==> inputs of v2 <==
// riscv_forwarding_pipeline
module riscv_forwarding_pipeline #(parameter INITIAL_PC = 32'h00400000)
(clk, rst, instruction, dReadData, PC, iMemRead, dAddress, dWriteData, MemRead, MemWrite);
==> flow/config.mk <==
export PLATFORM = sky130hd
export DESIGN_NAME = riscv_forwarding_pipeline
export DESIGN_NICKNAME = riscv_forwarding_pipeline
export VERILOG_FILES = /design/flow/design.v
export SDC_FILE = /design/flow/constraint.sdc
export NUM_CORES = 4
export LEC_CHECK = 0
export CAP_MARGIN = 20
export CORE_MARGIN = 2
export CORE_UTILIZATION = 72
export SLEW_MARGIN = 20
==> flow/constraint.sdc <==
create_clock -name core_clock -period 6.2 [get_ports {clk}]
set_input_delay 1.2400 -clock core_clock [delete_from_list [all_inputs] [get_ports {clk}]]
set_output_delay 1.2400 -clock core_clock [all_outputs]
set_load 0.01 [all_outputs]
run.sh (not shown) runs the stock make flow with config.mk's settings and CLKGATE_MAP_FILE=.
==> v12 (differences from v2) <==
CTS_CLUSTER_SIZE = 25   (was default)
PLACE_DENSITY = 0.7   (was default)
SETUP_SLACK_MARGIN = 1.16   (was default)
==> flow/constraint.sdc (replaced) <==
create_clock -name core_clock -period 4.47 [get_ports {clk}]
set_input_delay 0.8940 -clock core_clock [delete_from_list [all_inputs] [get_ports {clk}]]
set_output_delay 0.8940 -clock core_clock [all_outputs]
set_load 0.01 [all_outputs]
==> v24 (differences from v2) <==
ABC_AREA = 1   (was default)
CAP_MARGIN = 15   (was 20)
CORE_UTILIZATION = 66   (was 72)
CTS_CLUSTER_DIAMETER = 203   (was default)
HOLD_SLACK_MARGIN = 0.3   (was default)
MAX_ROUTING_LAYER = met4   (was default)
PLACE_DENSITY_LB_ADDON = 0.06   (was default)
TNS_END_PERCENT = 60   (was default)
==> flow/constraint.sdc (replaced) <==
create_clock -name core_clock -period 3.59 [get_ports {clk}]
set_input_delay 0.7180 -clock core_clock [delete_from_list [all_inputs] [get_ports {clk}]]
set_output_delay 0.7180 -clock core_clock [all_outputs]
set_load 0.01 [all_outputs]
==> v5 (differences from v2) <==
CAP_MARGIN = 15   (was 20)
CORE_UTILIZATION = 70   (was 72)
CTS_CLUSTER_DIAMETER = 57   (was default)
CTS_CLUSTER_SIZE = 39   (was default)
HOLD_SLACK_MARGIN = 0.3   (was default)
MAX_ROUTING_LAYER = met4   (was default)
PLACE_DENSITY = 0.65   (was default)
SETUP_SLACK_MARGIN = 0.97   (was default)
TNS_END_PERCENT = 20   (was default)
==> flow/constraint.sdc (replaced) <==
create_clock -name core_clock -period 3.44 [get_ports {clk}]
set_input_delay 0.6880 -clock core_clock [delete_from_list [all_inputs] [get_ports {clk}]]
set_output_delay 0.6880 -clock core_clock [all_outputs]
set_load 0.01 [all_outputs]
==> ci_impl_report.md <==
## Synthesis and layout report

| Metric | Value |
|---|---|
| Psw | 5.94 mW |
| Largest net degree at the start of global routing | 109 |
| Arrival time worst endpoint | 6.51 ns |
| Fmax achieved | 171 MHz |
| ANT nets after route | 0 |
| Mux cell area share | 17.3% |
| Log Warnings | 99 |
| Status | finished clean |
| Seq power | 10.4 mW |
# the run above: v2

==> ci_impl_report.md <==
### Yosys + OpenROAD results

| Metric | Value |
|---|---|
| Status | aborted with a tool error |
| Exit stage | global routing (5_1_grt) |
| Error | [ERROR GRT-0228] Horizontal edge usage exceeds the maximum allowed. (7, 44) usage=65535 limit=3000 |
| Mux cell area share | 17.3% |
| Syn_area_per_cell | 12.8 um^2 |
| Most common reg cell | edfxtp_1 |
| Top logic family | multiplexers |
| Setup WS pre-CTS | -1.85 ns |
| GP Congestion | 0.994 |
| Synth flops | 1368 |
# the run above: v5

==> ci_impl_report.md <==
## Synthesis and layout report

| Metric | Value |
|---|---|
| Status | complete, but fails checks |
| SO Faults | setup timing |
| Setup violators final | 20 |
| Seq power | 17.9 mW |
| ANT nets after route | 0 |
| Log Warnings | 126 |
| Total track usage | 52.1% |
| Fmax achieved | 249 MHz |
| Arrival time worst endpoint | 4.74 ns |
| Fin worst setup slack | -0.430 ns |
| Cell with the most instances after synthesis | nand2_1 |
| # Cells Yosys | 8244 |
| Psw | 12.3 mW |
| FF/Latch Area | 38000 um^2 |
| Largest area contributor in the netlist | edfxtp_1 |
# the run above: v24

==> ci_impl_report.md <==
## Synthesis and layout report

| Metric | Value |
|---|---|
| Fin worst setup slack | -0.580 ns |
| Seq power | 14.5 mW |
| Setup violators final | 22 |
| SO Faults | setup timing |
| ANT nets after route | 0 |
| Largest net degree at the start of global routing | 131 |
| Status | complete, but fails checks |
| Psw | 9.13 mW |
| Fmax achieved | 198 MHz |
# the run above: v12

No activity file was given, so power comes from the tool's default toggle rates.
